==> run E <==
Design connect_four, start of the top module:
module connect_four(
    input clock,
    input reset,                        
    input rbtn, lbtn, mbtn, bbtn,
    output logic [7:0] row, greenColumn, blueColumn  
    );
    logic inter_clock, db_mbtn, db_bbtn, db_lbtn, db_rbtn;
    logic [7:0][7:0] blue_gridTest, green_gridTest;
    logic [2:0] position;
    logic [7:0] topRow;
    clk_div MYCLOCK (
        .clk(clock),
        .reset(reset),
        .sclk(inter_clock)
    );   
    debounce_one_shot debouncer1 (
        .CLK(clock),
        .EN(inter_clock),
        .RST(reset),
        .BTN(mbtn),
        .DB_BTN(db_mbtn)
    );
    debounce_one_shot debouncer2 (
        .CLK(clock),
        .EN(inter_clock),
        .RST(reset),
        .BTN(bbtn),
        .DB_BTN(db_bbtn)
    );
    debounce_one_shot debouncer3 (   
        .CLK(clock),
        .EN(inter_clock),
        .RST(reset),
        .BTN(rbtn),
        .DB_BTN(db_rbtn)
    );
    debounce_one_shot debouncer4 (   
        .CLK(clock),
        .EN(inter_clock),
        .RST(reset),
        .BTN(lbtn),
        .DB_BTN(db_lbtn)
    );
    position_mover mover(
        .RBTN(db_rbtn),
        .LBTN(db_lbtn),
        .rst(db_bbtn),
        .clock(clock),
        .en(inter_clock),
        .reset(reset),
        .columnPosition(position)
    );
    game_state game(
        .clock(clock),
        .en(inter_clock),
        .reset(reset),
        .rst(db_bbtn),
        .select(db_mbtn),
        .columnPosition(position),
        .green_grid(green_gridTest),
        .blue_grid(blue_gridTest)
    );
    matrix_driver driver (
        .clock(clock),
        .en(inter_clock),
        .reset(reset),
  ...
Settings: LEC_CHECK=0, ABC_AREA=1, CAP_MARGIN=25, CELL_PAD_IN_SITES_DETAIL_PLACEMENT=2, CELL_PAD_IN_SITES_GLOBAL_PLACEMENT=2, CORE_ASPECT_RATIO=0.55, CORE_MARGIN=6, CORE_UTILIZATION=44, CTS_CLUSTER_DIAMETER=336, GPL_TIMING_DRIVEN=1, HOLD_SLACK_MARGIN=-0.01, MAX_ROUTING_LAYER=met4, MIN_ROUTING_LAYER=met2, PLACE_DENSITY_LB_ADDON=0.3, SETUP_SLACK_MARGIN=0.41, SLEW_MARGIN=10, TNS_END_PERCENT=10; clock period 7.81 ns.
run.sh (not shown) runs the stock make flow with config.mk's settings and CLKGATE_MAP_FILE=.
==> run F (differences from run E) <==
==> flow/config.mk (replaced) <==
export PLATFORM = sky130hd
export DESIGN_NAME = connect_four
export DESIGN_NICKNAME = connect_four
export VERILOG_FILES = /design/flow/design.v
export SDC_FILE = /design/flow/constraint.sdc
export NUM_CORES = 4
export LEC_CHECK = 0
export ABC_AREA = 1
export CAP_MARGIN = 20
export CORE_MARGIN = 2
export CORE_UTILIZATION = 70
export CTS_CLUSTER_SIZE = 22
export PLACE_DENSITY = 0.6
export SLEW_MARGIN = 20
==> flow/constraint.sdc (replaced) <==
create_clock -name core_clock -period 2.85 [get_ports {clock}]
set_input_delay 0.5700 -clock core_clock [delete_from_list [all_inputs] [get_ports {clock}]]
set_output_delay 0.5700 -clock core_clock [all_outputs]
set_load 0.01 [all_outputs]
==> comparison table <==
| quantity | run F | run E |
|---|---|---|
| Result of the run | finished with violations | did not finish |
| Failing step | - | clock tree synthesis |
| Reasons for failing layout checks | negative setup slack | - |
| Chip width | 142.4 um | 247.4 um |
| Number of cells in the design after placement | 2184 | 2303 |
| Number of flops mapped to enable cells by yosys | 0 | 0 |
| Floorplan utilization | 71.45% | 45.69% |
| Instance tally after logic synthesis | 1964 | 1964 |
| Avg Inst Size Synth | 6.828 um^2 | 6.828 um^2 |
| Fraction of synthesized cell area taken by the top area cell type | 37.77% | 37.77% |
| Post-place setup slack | 0.03452 ns | 3.062 ns |
| Total number of yosys warnings | 5 | 5 |
| Most common cell in the synthesized netlist | sky130_fd_sc_hd__nand2_1 | sky130_fd_sc_hd__nand2_1 |
| Routability-driven placement congestion ratio | 0.9328 | 1.019 |
| Height of the chip | 142.4 um | 141.5 um |
| Area of the core region | 18770 um^2 | 29350 um^2 |
| Area enclosed by the die boundary | 20280 um^2 | 35000 um^2 |
| Post-detail-place hpwl | 24770 um | 42660 um |
| Post-synthesis cell count from yosys | 1964 | 1964 |
| Instance area after placement | 13960 um^2 | 13890 um^2 |
| FF+latch count, synth | 253 | 253 |
| Row count | 50 | 46 |
| Arithmetic-cell share of the synthesized area counting full adders, half adders and majority gates | 1.959% | 1.959% |
| Area fraction in mux cells | 0% | 0% |


==> indigo: inputs <==
==> flow/design.v <==
`timescale 1ns / 1ps
module debounce_one_shot(
    input CLK,
    input EN,
    input RST,
    input BTN,
    output logic DB_BTN
    );
    localparam logic [7:0] c_LOW_GOING_HIGH_CLOCKS = 8'h19;  
    localparam logic [7:0] c_HIGH_GOING_LOW_CLOCKS = 8'h33;  
    localparam logic [7:0] c_ONE_SHOT_CLOCKS       = 8'h01;  
    typedef enum { ST_init, ST_BTN_low, ST_BTN_low_to_high, ST_BTN_high, ST_BTN_high_to_low, ST_one_shot} STATES;
    STATES NS, PS;
    logic [7:0] s_db_count;
    logic s_count_rst, s_count_inc;
    always_ff @(posedge CLK) begin
        if (RST == 1'b1)
            s_db_count <= 8'h00;
        else if (EN == 1'b1) begin
            if (s_count_rst == 1'b1)
                s_db_count <= 8'h00;
            else if (s_count_inc == 1'b1)
                s_db_count <= s_db_count + 1;
        end
    end
    always_ff @(posedge CLK) begin
       if (RST == 1'b1)
           PS <= ST_init;
       else if (EN == 1'b1)
           PS <= NS; 
    end
    always_comb begin
        NS = ST_init;
        DB_BTN = 1'b0;
        s_count_rst = 1'b0;
        s_count_inc = 1'b0;
        case (PS)
            ST_init: begin           
                NS = ST_BTN_low;
                DB_BTN = 1'b0;
                s_count_rst = 1'b1;
            end
            ST_BTN_low: begin    
                if (BTN == 1'b1) begin        
                    NS = ST_BTN_low_to_high;  
                    s_count_inc = 1'b1;        
                end
                else begin
                    NS = ST_BTN_low;         
                    s_count_rst = 1'b1;
                end
            end
            ST_BTN_low_to_high: begin    
                if (BTN == 1'b1) begin   
                    if (s_db_count == c_LOW_GOING_HIGH_CLOCKS) begin 
                        NS = ST_BTN_high;
                        s_count_rst = 1'b1;
                    end
                    else begin           
                        NS = ST_BTN_low_to_high;
                        s_count_inc = 1'b1;
                    end
                end
                else begin               
                    NS = ST_BTN_low;
                    s_count_rst = 1'b1;
                end
            end
            ST_BTN_high: begin           
                if (BTN == 1'b1) begin 
                    NS = ST_BTN_high;
                    s_count_rst = 1'b1;
                end
                else begin               
                    NS = ST_BTN_high_to_low;
                    s_count_inc = 1'b1;
                end
            end
            ST_BTN_high_to_low: begin
                if (BTN == 1'b0) begin   
                    if (s_db_count == c_HIGH_GOING_LOW_CLOCKS) begin 
                        NS = ST_one_shot;
                        s_count_rst = 1'b1;
                    end
                    else begin           
                        NS = ST_BTN_high_to_low;
                        s_count_inc = 1'b1;
                    end
                end
                else begin               
                    NS = ST_BTN_high;
                    s_count_rst = 1'b1;
                end 
            end
            ST_one_shot: begin   
                if (s_db_count == c_ONE_SHOT_CLOCKS) begin  
                    NS = ST_init;
                    s_count_rst = 1'b1;
                    DB_BTN = 1'b0;
                end
                else begin               
                    NS = ST_one_shot;
                    s_count_inc = 1'b1;
                    DB_BTN = 1'b1;
                end
            end
            default: begin               
                NS = ST_init;
                s_count_rst = 1'b1;
                s_count_inc = 1'b0;
                DB_BTN = 1'b0;
            end
        endcase
    end
endmodule
`timescale 1ns / 1ps
module position_mover(   
    input RBTN,  
    input LBTN,  
    input clock,
    input en,
    input reset,
    input rst,
    output [2:0] columnPosition
    );
    logic [2:0] position;
    always_ff @(posedge clock) begin
        if (reset)
            position <= 3'b011;
        else if (!en)
            position <= position;
        else if (rst)
            position <= 3'b011;
        else begin
            if(RBTN && !LBTN && position < 6)        
                position <= position + 1;
            else if (LBTN && !RBTN && position > 0)  
                position <= position - 1;
        end
    end   
    assign columnPosition = position;  
endmodule
`timescale 1ns / 1ps
module game_state(
    input clock,
    input en,                                
    input reset,                             
    input rst,                               
    input select,                            
    input [2:0] columnPosition,
    output logic [7:0][7:0] green_grid,        
    output logic [7:0][7:0] blue_grid        
    );
    reg turn;     
    always_ff @ (posedge clock) begin 
        if (reset)
            turn <= 0;
        else if (!en)
            turn <= turn;
        else if (rst)                                 
            turn <= 0;
        else begin
            if (select)                          
                turn <= ~turn;
        end
    end
    reg [7:0] topRow;
    always_comb begin
        case (columnPosition)
            3'b000: topRow = 8'b01111111;                
            3'b001: topRow = 8'b10111111;                
            3'b010: topRow = 8'b11011111;
            3'b011: topRow = 8'b11101111;
            3'b100: topRow = 8'b11110111;
            3'b101: topRow = 8'b11111011;
            3'b110: topRow = 8'b11111101;
            default: topRow = 8'b11111111;
        endcase;
    end
    reg [6:0][2:0] columnCount;                  
    always_ff @ (posedge clock) begin
        if (reset) begin
            for(int i = 0; i < 7; i ++) begin 
                columnCount[i] <= 3'b000; 
            end
        end
        else if (!en) begin
        end
        else if (rst) begin                                 
            for(int i = 0; i < 7; i ++) begin 
                columnCount[i] <= 3'b000; 
            end
        end    
        else begin
            if(select && columnCount[columnPosition] < 5)   
                columnCount[columnPosition] <= columnCount[columnPosition] + 1;
        end
    end
    always_ff @ (posedge clock) begin
      if (reset) begin
        for(int i = 0; i < 8; i++) begin
            green_grid[i] <= 8'b11111111;
            blue_grid[i] <= 8'b11111111;
        end
      end
      else if (en) begin
        case (turn)
            (1'b0): begin 
                    green_grid[0] <= topRow;
                    blue_grid[0] <= 8'b11111111;
             end
            (1'b1): begin
                blue_grid[0] <= topRow;
                green_grid[0] <= 8'b11111111;
             end
        endcase
        if (rst) begin                           
            for(int i = 1; i < 8; i++) begin
                green_grid[i] <= 8'b11111111;
                blue_grid[i] <= 8'b11111111;
            end
        end 
        else begin
            if (select) begin                    
                case (turn)
                    (1'b0):  green_grid[7 - columnCount[columnPosition]][7 - columnPosition] <= 1'b0; 
                    (1'b1): blue_grid[7 - columnCount[columnPosition]][7 - columnPosition] <= 1'b0;
                endcase
            end
        end
      end
    end
endmodule
`timescale 1ns / 1ps
module matrix_driver(
    input clock,  
    input en,
    input reset,
    input [7:0][7:0] green_grid, blue_grid,        
    output logic [7:0] green_driver, blue_driver, row_driver    
    );
    logic [2:0] count;                           
    always_ff @ (posedge clock) begin
        if (reset)
            count <= 3'b000;
        else if (en)
            count <= count + 3'b001;
    end
    always @ (*)  begin                           
        case (count)                             
            3'b000: row_driver = 8'b00000001;        
            3'b001: row_driver = 8'b00000010;       
            3'b010: row_driver = 8'b00000100;
            3'b011: row_driver = 8'b00001000;
            3'b100: row_driver = 8'b00010000;
            3'b101: row_driver = 8'b00100000;
            3'b110: row_driver = 8'b01000000;
            3'b111: row_driver = 8'b10000000;
            default: row_driver = 8'b00000000;
        endcase
    end
    assign green_driver = green_grid[count];         
    assign blue_driver = blue_grid[count];
endmodule
`timescale 1ns / 1ps
module connect_four(
    input clock,
    input reset,                        
    input rbtn, lbtn, mbtn, bbtn,
    output logic [7:0] row, greenColumn, blueColumn  
    );
    logic inter_clock, db_mbtn, db_bbtn, db_lbtn, db_rbtn;
    logic [7:0][7:0] blue_gridTest, green_gridTest;
    logic [2:0] position;
    logic [7:0] topRow;
    clk_div MYCLOCK (
        .clk(clock),
        .reset(reset),
        .sclk(inter_clock)
    );   
    debounce_one_shot debouncer1 (
        .CLK(clock),
        .EN(inter_clock),
        .RST(reset),
        .BTN(mbtn),
        .DB_BTN(db_mbtn)
    );
    debounce_one_shot debouncer2 (
        .CLK(clock),
        .EN(inter_clock),
        .RST(reset),
        .BTN(bbtn),
        .DB_BTN(db_bbtn)
    );
    debounce_one_shot debouncer3 (   
        .CLK(clock),
        .EN(inter_clock),
        .RST(reset),
        .BTN(rbtn),
        .DB_BTN(db_rbtn)
    );
    debounce_one_shot debouncer4 (   
        .CLK(clock),
        .EN(inter_clock),
        .RST(reset),
        .BTN(lbtn),
        .DB_BTN(db_lbtn)
    );
    position_mover mover(
        .RBTN(db_rbtn),
        .LBTN(db_lbtn),
        .rst(db_bbtn),
        .clock(clock),
        .en(inter_clock),
        .reset(reset),
        .columnPosition(position)
    );
    game_state game(
        .clock(clock),
        .en(inter_clock),
        .reset(reset),
        .rst(db_bbtn),
        .select(db_mbtn),
        .columnPosition(position),
        .green_grid(green_gridTest),
        .blue_grid(blue_gridTest)
    );
    matrix_driver driver (
        .clock(clock),
        .en(inter_clock),
        .reset(reset),
        .blue_grid(blue_gridTest),
        .green_grid(green_gridTest),
        .green_driver(greenColumn),
        .blue_driver(blueColumn),
        .row_driver(row)
    );
endmodule
module clk_div (
    input clk,
    input reset,
    output sclk
    );
  localparam integer MAX_COUNT = 60; 
  integer div_cnt;
  reg tmp_clk; 
   always @ (posedge clk)              
   begin
         if (reset)
         begin
            tmp_clk <= 0;
            div_cnt <= 0;
         end else if (div_cnt == MAX_COUNT) 
         begin
            tmp_clk <= ~tmp_clk; 
            div_cnt <= 0;
         end else
            div_cnt <= div_cnt + 1;  
   end 
   assign sclk = (div_cnt == MAX_COUNT) && !tmp_clk; 
endmodule
==> flow/run.sh <==
#!/bin/bash
# the make line also repeats each setting of config.mk as NAME=value (left out here)
make -C /OpenROAD-flow-scripts/flow DESIGN_CONFIG=/design/flow/config.mk WORK_HOME=/design/flow/orfs CLKGATE_MAP_FILE= finish
==> flow/config.mk <==
export PLATFORM = sky130hd
export DESIGN_NAME = connect_four
export DESIGN_NICKNAME = connect_four
export VERILOG_FILES = /design/flow/design.v
export SDC_FILE = /design/flow/constraint.sdc
export NUM_CORES = 4
export LEC_CHECK = 0
export CAP_MARGIN = 0
export CELL_PAD_IN_SITES_DETAIL_PLACEMENT = 0
export CELL_PAD_IN_SITES_GLOBAL_PLACEMENT = 0
export CORE_ASPECT_RATIO = 0.55
export CORE_MARGIN = 2
export CORE_UTILIZATION = 70
export CTS_CLUSTER_DIAMETER = 42
export CTS_CLUSTER_SIZE = 35
export GPL_TIMING_DRIVEN = 1
export PLACE_DENSITY_LB_ADDON = 0.08
export SETUP_SLACK_MARGIN = 1.27
export SLEW_MARGIN = 20
export TNS_END_PERCENT = 40
==> flow/constraint.sdc <==
create_clock -name core_clock -period 4.98 [get_ports {clock}]
set_input_delay 0.9960 -clock core_clock [delete_from_list [all_inputs] [get_ports {clock}]]
set_output_delay 0.9960 -clock core_clock [all_outputs]
set_load 0.01 [all_outputs]
==> inputs of ember, as changes to indigo <==
- ABC_AREA: unset -> 0
- CAP_MARGIN: 0 -> 20
- CELL_PAD_IN_SITES_DETAIL_PLACEMENT: 0 -> unset
- CELL_PAD_IN_SITES_GLOBAL_PLACEMENT: 0 -> unset
- CORE_ASPECT_RATIO: 0.55 -> unset
- CORE_UTILIZATION: 70 -> 72
- CTS_CLUSTER_DIAMETER: 42 -> unset
- CTS_CLUSTER_SIZE: 35 -> 22
- GPL_TIMING_DRIVEN: 1 -> unset
- PLACE_DENSITY: unset -> 0.65
- PLACE_DENSITY_LB_ADDON: 0.08 -> unset
- SETUP_SLACK_MARGIN: 1.27 -> unset
- TNS_END_PERCENT: 40 -> unset
==> flow/constraint.sdc (replaced) <==
create_clock -name core_clock -period 2.85 [get_ports {clock}]
set_input_delay 0.5700 -clock core_clock [delete_from_list [all_inputs] [get_ports {clock}]]
set_output_delay 0.5700 -clock core_clock [all_outputs]
set_load 0.01 [all_outputs]
==> inputs of delta, as changes to indigo <==
- CAP_MARGIN: 0 -> 10
- CELL_PAD_IN_SITES_DETAIL_PLACEMENT: 0 -> unset
- CELL_PAD_IN_SITES_GLOBAL_PLACEMENT: 0 -> unset
- CORE_ASPECT_RATIO: 0.55 -> unset
- CTS_CLUSTER_DIAMETER: 42 -> unset
- CTS_CLUSTER_SIZE: 35 -> 42
- GPL_TIMING_DRIVEN: 1 -> unset
- PLACE_DENSITY: unset -> 0.6
- PLACE_DENSITY_LB_ADDON: 0.08 -> unset
- SETUP_SLACK_MARGIN: 1.27 -> -0.44
- TNS_END_PERCENT: 40 -> unset
==> flow/constraint.sdc (replaced) <==
create_clock -name core_clock -period 6.13 [get_ports {clock}]
set_input_delay 1.2260 -clock core_clock [delete_from_list [all_inputs] [get_ports {clock}]]
set_output_delay 1.2260 -clock core_clock [all_outputs]
set_load 0.01 [all_outputs]
==> results.yml <==
# generated from flow reports
outcome:
  status: "complete, no violations"
pwr:
  p_clk_mw: 1.70
  ir_drop_mv: 0.259
placed_design:
  dp_hpwl_um: 20700
routing:
  antennaDiodeCount: 0
final_layout:
  clkbuf_count: 29
global_route:
  use_met1: 0.448
sta:
  period_used_share: 0.808
That was delta.
==> results.yml <==
# generated from flow reports
final_layout:
  clkbuf_count: 19
placed_design:
  post-place-ws_ns: 0.802
  dp_hpwl_um: 23500
routing:
  antennaDiodeCount: 0
clocking:
  cts_tree: "yes"
outcome:
  status: "complete, no violations"
That was indigo.
==> results.yml <==
# generated from flow reports
outcome:
  status: "complete, but fails checks"
  so_faults: "negative setup slack"
final_layout:
  clkbuf_count: 35
  nNetsFinal: 1488
pwr:
  ir_drop_mv: 0.700
  p_clk_mw: 3.55
sta:
  period_used_share: 1.06
  setup_viol: 54
  setup_slack_ns: -0.158
placed_design:
  dp_hpwl_um: 22700
That was ember.
Power and IR drop assume default switching activity.
